Design dma_ahb_simple, start of the top module:
module dma_ahb_simple
(
       input   wire          HRESETn
     , input   wire          HCLK
     , input   wire          S_HSEL
     , input   wire  [31:0]  S_HADDR
     , input   wire  [ 1:0]  S_HTRANS
     , input   wire          S_HWRITE
     , input   wire  [ 2:0]  S_HSIZE
     , input   wire  [ 2:0]  S_HBURST
     , input   wire  [31:0]  S_HWDATA
     , output  wire  [31:0]  S_HRDATA
     , output  wire  [ 1:0]  S_HRESP
     , input   wire          S_HREADYin
     , output  wire          S_HREADYout
     , output  wire          IRQ
     , output  wire          M_HBUSREQ
     , input   wire          M_HGRANT
     , output  wire  [31:0]  M_HADDR
     , output  wire  [ 1:0]  M_HTRANS
     , output  wire          M_HWRITE
     , output  wire  [ 2:0]  M_HSIZE
     , output  wire  [ 2:0]  M_HBURST
     , output  wire  [ 3:0]  M_HPROT
     , output  wire  [31:0]  M_HWDATA
     , input   wire  [31:0]  M_HRDATA
     , input   wire  [ 1:0]  M_HRESP
     , input   wire          M_HREADY
);
For scale: about 3200 cells after synthesis, about 1000 flip-flops.
Settings: LEC_CHECK=0, ABC_AREA=0, CAP_MARGIN=40, CELL_PAD_IN_SITES_GLOBAL_PLACEMENT=0, CORE_MARGIN=2, CORE_UTILIZATION=67, CTS_CLUSTER_SIZE=33, GPL_ROUTABILITY_DRIVEN=1, GPL_TIMING_DRIVEN=1, SLEW_MARGIN=20; clock period 2.24 ns.
run.sh (not shown) runs the stock make flow with config.mk's settings and CLKGATE_MAP_FILE=.
The baseline finished but failed the layout checks on negative setup slack.
Change:
ABC_AREA = unset   (was 0)
CAP_MARGIN = 20   (was 40)
CELL_PAD_IN_SITES_GLOBAL_PLACEMENT = unset   (was 0)
CORE_UTILIZATION = 40   (was 67)
CTS_CLUSTER_SIZE = unset   (was 33)
GPL_ROUTABILITY_DRIVEN = unset   (was 1)
GPL_TIMING_DRIVEN = unset   (was 1)
clock period = 3.35 ns   (was 2.24 ns; I/O delays follow)
What happened:
- Now the flow ran to the end with no violations
- clock power falls by a quarter to a third
- setup slack improves by 0.79 ns
- final area decreases by roughly a tenth
- cell count goes up by a few percent
- synthesized cell count does not change
- register-to-register slack is better by 0.79 ns
- wire length is lower by a quarter to a third
- via count fell by about a fifth
- power decreases by a quarter to a third
Change:
CORE_UTILIZATION = 66   (was 40)
SETUP_SLACK_MARGIN = 0.54   (was unset)
clock period = 1.86 ns   (was 3.35 ns; I/O delays follow)
Result: Now the flow did not get past global routing with GRT-0232. Die area shrinks by 39%. Area after synthesis is unchanged. Synthesized cell count is unchanged.
Change:
ABC_AREA = 1   (was unset)
CORE_UTILIZATION = 71   (was 66)
PLACE_DENSITY = 0.76   (was unset)
SETUP_SLACK_MARGIN = unset   (was 0.54)
clock period = 3.12 ns   (was 1.86 ns; I/O delays follow)
The changed run finished with timing, DRC and antenna clean.
Die size rises by 1.1%.
Area after synthesis rose by 8.8%.
Synthesized cell count grows by 70%.
Change:
ABC_AREA = unset   (was 1)
CORE_UTILIZATION = 70   (was 71)
PLACE_DENSITY = unset   (was 0.76)
SETUP_SLACK_MARGIN = -0.18   (was unset)
clock period = 1.9 ns   (was 3.12 ns; I/O delays follow)
After rerunning: With this change the flow never finished: it broke off in global routing on GRT-0232. Die size falls by 6.7%. Synthesized area goes down by 8.1%. Synthesized cell count goes down by 41%.


dma_ahb_simple again, from the RTL that the note above started with.
// dma_ahb_simple
module dma_ahb_simple
(
       input   wire          HRESETn
     , input   wire          HCLK
     , input   wire          S_HSEL
     , input   wire  [31:0]  S_HADDR
     , input   wire  [ 1:0]  S_HTRANS
     , input   wire          S_HWRITE
     , input   wire  [ 2:0]  S_HSIZE
     , input   wire  [ 2:0]  S_HBURST
     , input   wire  [31:0]  S_HWDATA
     , output  wire  [31:0]  S_HRDATA
     , output  wire  [ 1:0]  S_HRESP
     , input   wire          S_HREADYin
     , output  wire          S_HREADYout
     , output  wire          IRQ
     , output  wire          M_HBUSREQ
     , input   wire          M_HGRANT
     , output  wire  [31:0]  M_HADDR
     , output  wire  [ 1:0]  M_HTRANS
     , output  wire          M_HWRITE
     , output  wire  [ 2:0]  M_HSIZE
     , output  wire  [ 2:0]  M_HBURST
     , output  wire  [ 3:0]  M_HPROT
     , output  wire  [31:0]  M_HWDATA
     , input   wire  [31:0]  M_HRDATA
     , input   wire  [ 1:0]  M_HRESP
     , input   wire          M_HREADY
);
   wire            DMA_EN   ;  
   wire            DMA_GO   ;
  ...
make LEC_CHECK=0 ABC_AREA=1 CAP_MARGIN=40 CELL_PAD_IN_SITES_GLOBAL_PLACEMENT=0 CORE_MARGIN=5 CORE_UTILIZATION=65 CTS_CLUSTER_DIAMETER=355 GPL_ROUTABILITY_DRIVEN=1 GPL_TIMING_DRIVEN=1 PLACE_DENSITY=0.78 SLEW_MARGIN=20 finish   # period 3.21 ns
==> next run, changes <==
ABC_AREA = 0   (was 1)
CAP_MARGIN = 30   (was 40)
CELL_PAD_IN_SITES_GLOBAL_PLACEMENT = 2   (was 0)
CORE_ASPECT_RATIO = 1.2   (was default)
CORE_MARGIN = 6   (was 5)
CORE_UTILIZATION = 48   (was 65)
CTS_CLUSTER_DIAMETER = 42   (was 355)
CTS_CLUSTER_SIZE = 48   (was default)
HOLD_SLACK_MARGIN = 0.29   (was default)
MAX_ROUTING_LAYER = met4   (was default)
PLACE_DENSITY = default   (was 0.78)
PLACE_DENSITY_LB_ADDON = 0.0   (was default)
SETUP_SLACK_MARGIN = 0.68   (was default)
SLEW_MARGIN = 5   (was 20)
The changed run went through all stages and came out clean.
Cell count shrinks by 28%.
Power goes up by 7.4%.
Non-clock buffer count rose by 107.
Global-route usage falls by 6.5 points.
Combinational power goes down by 65%.
Routed wire length shrinks by 0.65%.
Worst setup slack gains 190 ps.
==> next run, changes <==
ABC_AREA = 1   (was 0)
CAP_MARGIN = 0   (was 30)
CTS_CLUSTER_DIAMETER = default   (was 42)
CTS_CLUSTER_SIZE = 23   (was 48)
The changed run finished clean; count of clock-buffer cells in the layout fell by 6; total power goes down by 5.4%; final area is higher by 2.5%; wire length goes up by 12%; sequential share of layout area came out lower by 1.3 points; fmax goes up by 3.3%; hold slack improves by 16 ps; clock skew went down by 26 ps; setup slack gains 82 ps; global-route usage climbs by 0.84 points; combinational power rose to 3.0 times its value.
==> next run, changes <==
CAP_MARGIN = 40   (was 0)
CORE_ASPECT_RATIO = default   (was 1.2)
CORE_UTILIZATION = 34   (was 48)
HOLD_SLACK_MARGIN = 0.23   (was 0.29)
PLACE_DENSITY = 0.78   (was default)
PLACE_DENSITY_LB_ADDON = default   (was 0.0)
SETUP_SLACK_MARGIN = default   (was 0.68)
First-iteration DRC count fell by 2.4%.
Count of clock-buffer cells in the layout rose by 8.
Worst hold slack got worse by 23 ps.
Power rose by 4.3%.
Sequential power is about the same.
Final area rose by 1.9%.
Cell count rose by 7.9%.
Routed wire length rose by 6.6%.
Utilization fell by 16 points.
Critical path depth does not change.


dma_ahb_simple again, from the RTL that the note above started with.
Design dma_ahb_simple, start of the top module:
module dma_ahb_simple
(
       input   wire          HRESETn
     , input   wire          HCLK
     , input   wire          S_HSEL
     , input   wire  [31:0]  S_HADDR
     , input   wire  [ 1:0]  S_HTRANS
     , input   wire          S_HWRITE
     , input   wire  [ 2:0]  S_HSIZE
     , input   wire  [ 2:0]  S_HBURST
     , input   wire  [31:0]  S_HWDATA
     , output  wire  [31:0]  S_HRDATA
     , output  wire  [ 1:0]  S_HRESP
     , input   wire          S_HREADYin
     , output  wire          S_HREADYout
     , output  wire          IRQ
     , output  wire          M_HBUSREQ
     , input   wire          M_HGRANT
     , output  wire  [31:0]  M_HADDR
     , output  wire  [ 1:0]  M_HTRANS
     , output  wire          M_HWRITE
     , output  wire  [ 2:0]  M_HSIZE
     , output  wire  [ 2:0]  M_HBURST
     , output  wire  [ 3:0]  M_HPROT
     , output  wire  [31:0]  M_HWDATA
     , input   wire  [31:0]  M_HRDATA
     , input   wire  [ 1:0]  M_HRESP
     , input   wire          M_HREADY
);
clock: 2.83 ns
lec_check: 0
abc_area: 1
cap_margin: 5
cell_pad_in_sites_detail_placement: 2
core_margin: 5
core_utilization: 62
cts_cluster_diameter: 233
gpl_routability_driven: 0
gpl_timing_driven: 0
hold_slack_margin: 0.17
max_routing_layer: met4
setup_slack_margin: 0.84
slew_margin: 20
tns_end_percent: 40
The starting point never finished: it broke off in 3_5_place_dp.
Change:
ABC_AREA = default   (was 1)
CAP_MARGIN = 20   (was 5)
CELL_PAD_IN_SITES_DETAIL_PLACEMENT = default   (was 2)
CORE_MARGIN = 2   (was 5)
CORE_UTILIZATION = 39   (was 62)
CTS_CLUSTER_DIAMETER = default   (was 233)
GPL_ROUTABILITY_DRIVEN = default   (was 0)
GPL_TIMING_DRIVEN = default   (was 0)
HOLD_SLACK_MARGIN = default   (was 0.17)
MAX_ROUTING_LAYER = default   (was met4)
SETUP_SLACK_MARGIN = default   (was 0.84)
TNS_END_PERCENT = default   (was 40)
clock period = 3.35 ns   (was 2.83 ns; I/O delays follow)
=> The new run completed without violations. Synthesized area is lower by 8.1%. Die size is higher by 39%. Synthesized cell count is lower by 41%.
Change:
CORE_UTILIZATION = 66   (was 39)
CTS_CLUSTER_SIZE = 52   (was default)
SETUP_SLACK_MARGIN = 0.55   (was default)
clock period = 1.9 ns   (was 3.35 ns; I/O delays follow)
=> The changed run died in 5_1_grt with GRT-0232; synthesized cell count is unchanged; synthesized area is unchanged; die area fell by well over a third.
Change:
CORE_UTILIZATION = 40   (was 66)
CTS_CLUSTER_SIZE = default   (was 52)
SETUP_SLACK_MARGIN = default   (was 0.55)
clock period = 2.48 ns   (was 1.9 ns; I/O delays follow)
Now the flow completed, yet does not pass: setup timing.
Area after synthesis is unchanged.
Die size rose by well over a third.
Synthesized cell count is unchanged.
Change:
CELL_PAD_IN_SITES_DETAIL_PLACEMENT = 2   (was default)
CTS_CLUSTER_DIAMETER = 366   (was default)
MAX_ROUTING_LAYER = met4   (was default)
clock period = 4.5 ns   (was 2.48 ns; I/O delays follow)
- Now the flow finished clean
- routed wire length came out higher by 26%
- final cell count went down by 4.9%
- synthesized cell count does not change
- core utilization is lower by 3.4 points
- global-route usage came out higher by 7.4 points
- power falls by 44%
- register-to-register slack improved by 0.96 ns
- via count rises by about 4.7%
- non-clock buffer count goes down by 259
- sequential power goes down by about 45%


Setup of v21:
dma_ahb_simple again, from the RTL that the note above started with.
==> flow/design.v (excerpt) <==
module dma_ahb_simple
(
       input   wire          HRESETn
     , input   wire          HCLK
     , input   wire          S_HSEL
     , input   wire  [31:0]  S_HADDR
     , input   wire  [ 1:0]  S_HTRANS
     , input   wire          S_HWRITE
     , input   wire  [ 2:0]  S_HSIZE
     , input   wire  [ 2:0]  S_HBURST
     , input   wire  [31:0]  S_HWDATA
     , output  wire  [31:0]  S_HRDATA
     , output  wire  [ 1:0]  S_HRESP
     , input   wire          S_HREADYin
     , output  wire          S_HREADYout
     , output  wire          IRQ
     , output  wire          M_HBUSREQ
     , input   wire          M_HGRANT
     , output  wire  [31:0]  M_HADDR
     , output  wire  [ 1:0]  M_HTRANS
     , output  wire          M_HWRITE
     , output  wire  [ 2:0]  M_HSIZE
     , output  wire  [ 2:0]  M_HBURST
     , output  wire  [ 3:0]  M_HPROT
     , output  wire  [31:0]  M_HWDATA
     , input   wire  [31:0]  M_HRDATA
     , input   wire  [ 1:0]  M_HRESP
     , input   wire          M_HREADY
);
Settings: LEC_CHECK=0, ABC_AREA=1, CAP_MARGIN=20, CELL_PAD_IN_SITES_DETAIL_PLACEMENT=2, CELL_PAD_IN_SITES_GLOBAL_PLACEMENT=2, CORE_ASPECT_RATIO=0.97, CORE_MARGIN=2, CORE_UTILIZATION=40, CTS_CLUSTER_DIAMETER=366, GPL_ROUTABILITY_DRIVEN=1, MAX_ROUTING_LAYER=met4, MIN_ROUTING_LAYER=met2, SLEW_MARGIN=20; clock period 4.5 ns.
v21 reached the end of the flow, and the finished layout is clean on the timing, design-rule and antenna checks.
Modified inputs, v18 compared to v21
==> flow/config.mk <==
export PLATFORM = sky130hd
export DESIGN_NAME = dma_ahb_simple
export DESIGN_NICKNAME = dma_ahb_simple
export VERILOG_FILES = /design/flow/design.v
export SDC_FILE = /design/flow/constraint.sdc
export NUM_CORES = 4
export LEC_CHECK = 0
export ABC_AREA = 1
export CAP_MARGIN = 20
export CORE_MARGIN = 2
export CORE_UTILIZATION = 68
export SLEW_MARGIN = 20
==> flow/constraint.sdc <==
create_clock -name core_clock -period 3.29 [get_ports {HCLK}]
set_input_delay 0.6580 -clock core_clock [delete_from_list [all_inputs] [get_ports {HCLK}]]
set_output_delay 0.6580 -clock core_clock [all_outputs]
set_load 0.01 [all_outputs]
## What came out
v18 reached the end of the flow, and the finished layout is clean on the timing, design-rule and antenna checks.
Compared with v21, in v18 number of placed instances with taps included decreased 627, initial antenna violation count increased 3.
Going from v21 to v18, the worst ir drop on vdd was found to have gone up by about 40%.
Going from v21 to v18, count of buffers not belonging to the clock network in the layout grew by a few percent.
In v18, the number of clock-tree buffers in the layout came out 22 below the value in v21.
Changes observed in v18 relative to v21: post-layout total power higher; sequential fraction of the synthesis area roughly the same.
The inputs of v44 differ from those of v18 as listed below.
-- flow/config.mk --
<<< v18, line 7
export LEC_CHECK = 0
export ABC_AREA = 1
export CAP_MARGIN = 20
export CORE_MARGIN = 2
export CORE_UTILIZATION = 68
export SLEW_MARGIN = 20
>>> v44, line 7
export LEC_CHECK = 0
export CAP_MARGIN = 20
export CORE_MARGIN = 2
export CORE_UTILIZATION = 66
export SETUP_SLACK_MARGIN = 0.82
export SLEW_MARGIN = 20
==> flow/constraint.sdc <==
create_clock -name core_clock -period 3.1 [get_ports {HCLK}]
set_input_delay 0.6200 -clock core_clock [delete_from_list [all_inputs] [get_ports {HCLK}]]
set_output_delay 0.6200 -clock core_clock [all_outputs]
set_load 0.01 [all_outputs]
v44 finished end to end and its layout was clean on timing, DRC and antenna.
v18 → v44: number of standard cells after synthesis down about 40%; switching power of the nets went up by 0.000060 W; area added between synthesis and finish now larger; number of distinct library cells after synthesis saw an increase.
Cell type of the slowest stage on the worst timing path: sky130_fd_sc_hd__dfrtp_1 -> v44, sky130_fd_sc_hd__inv_2 -> v18
For the number of cell instances after yosys synthesis, v44 came in about 40% lower than v18 did.
The higher fraction of power consumed by combinational cells of v44 and v18 is in v18.
Cell area after placement ended up 5.8% lower on v44 than on v18.
met1 routing resource usage after global routing is lower on v18
Compared to v18, the router laid down more metal wire for v44.
Looking at wire length of the first global-routing pass across v44 and v18, the one that comes out higher is v18.
What v4 does differently from v44 at the input level:
-- flow/config.mk --
<<< v44, line 9
export CORE_MARGIN = 2
export CORE_UTILIZATION = 66
export SETUP_SLACK_MARGIN = 0.82
export SLEW_MARGIN = 20
>>> v4, line 9
export CORE_MARGIN = 2
export CORE_UTILIZATION = 40
export SLEW_MARGIN = 20
==> flow/constraint.sdc <==
create_clock -name core_clock -period 4.5 [get_ports {HCLK}]
set_input_delay 0.9000 -clock core_clock [delete_from_list [all_inputs] [get_ports {HCLK}]]
set_output_delay 0.9000 -clock core_clock [all_outputs]
set_load 0.01 [all_outputs]
Results
- Compared v4 vs v44, and placeable core region is up in v4.
- Relative to v44, the non-clock buffer count measured on v4 has decreased by more than a quarter.
- Compared with v44, placement density in the core of v4 is lower.
- A destination of the critical timing path of u_master.dma_wr_addr[17] is what v44 shows, while u_master.HWDATA[25] belongs to v4.
- Overall power on v4 is ahead of v44.
- Area: v4 vs v44 -> v4 smaller
- Reported for v44 and v4, final sum of negative setup slack turned out identical to the last digit.
- v4 completed; timing, DRC and antenna clean
- Compared with v44, total number of vias in v4 decreased by more than 10%.
- Comparing critical path required time for v44 and v4, the smaller number came from v44.
Inputs modified between v4 and v22:
-- flow/config.mk --
<<< v4, line 10
export CORE_UTILIZATION = 40
export SLEW_MARGIN = 20
>>> v22, line 10
export CORE_UTILIZATION = 40
export SETUP_SLACK_MARGIN = -0.01
export SLEW_MARGIN = 20
==> flow/constraint.sdc <==
create_clock -name core_clock -period 3.35 [get_ports {HCLK}]
set_input_delay 0.6700 -clock core_clock [delete_from_list [all_inputs] [get_ports {HCLK}]]
set_output_delay 0.6700 -clock core_clock [all_outputs]
set_load 0.01 [all_outputs]
Notes after the runs:
- Lower highest clock frequency the design can meet was reported by v4, not v22.
- Looking at static leakage power, v22 sits about 1.2% higher than v4 does.
- Diff v4 and v22: wire length on met2 lower in v4
- Share of cell area taken by multi-input logic gates (v22 over v4): decrease, 0.21 points
- Going from v4 to v22, non-clock buffer total of the final layout grows by 47.
- Worst min-delay path category: input port to asynchronous set/reset pin -> v4, flip-flop to flip-flop -> v22
- Across both runs, global-route usage was higher for v22 than for v4.
- In the metrics for v4 and v22, the one carrying the higher final critical-path setup slack is v4.
Power is estimated from default activity; no workload was simulated.
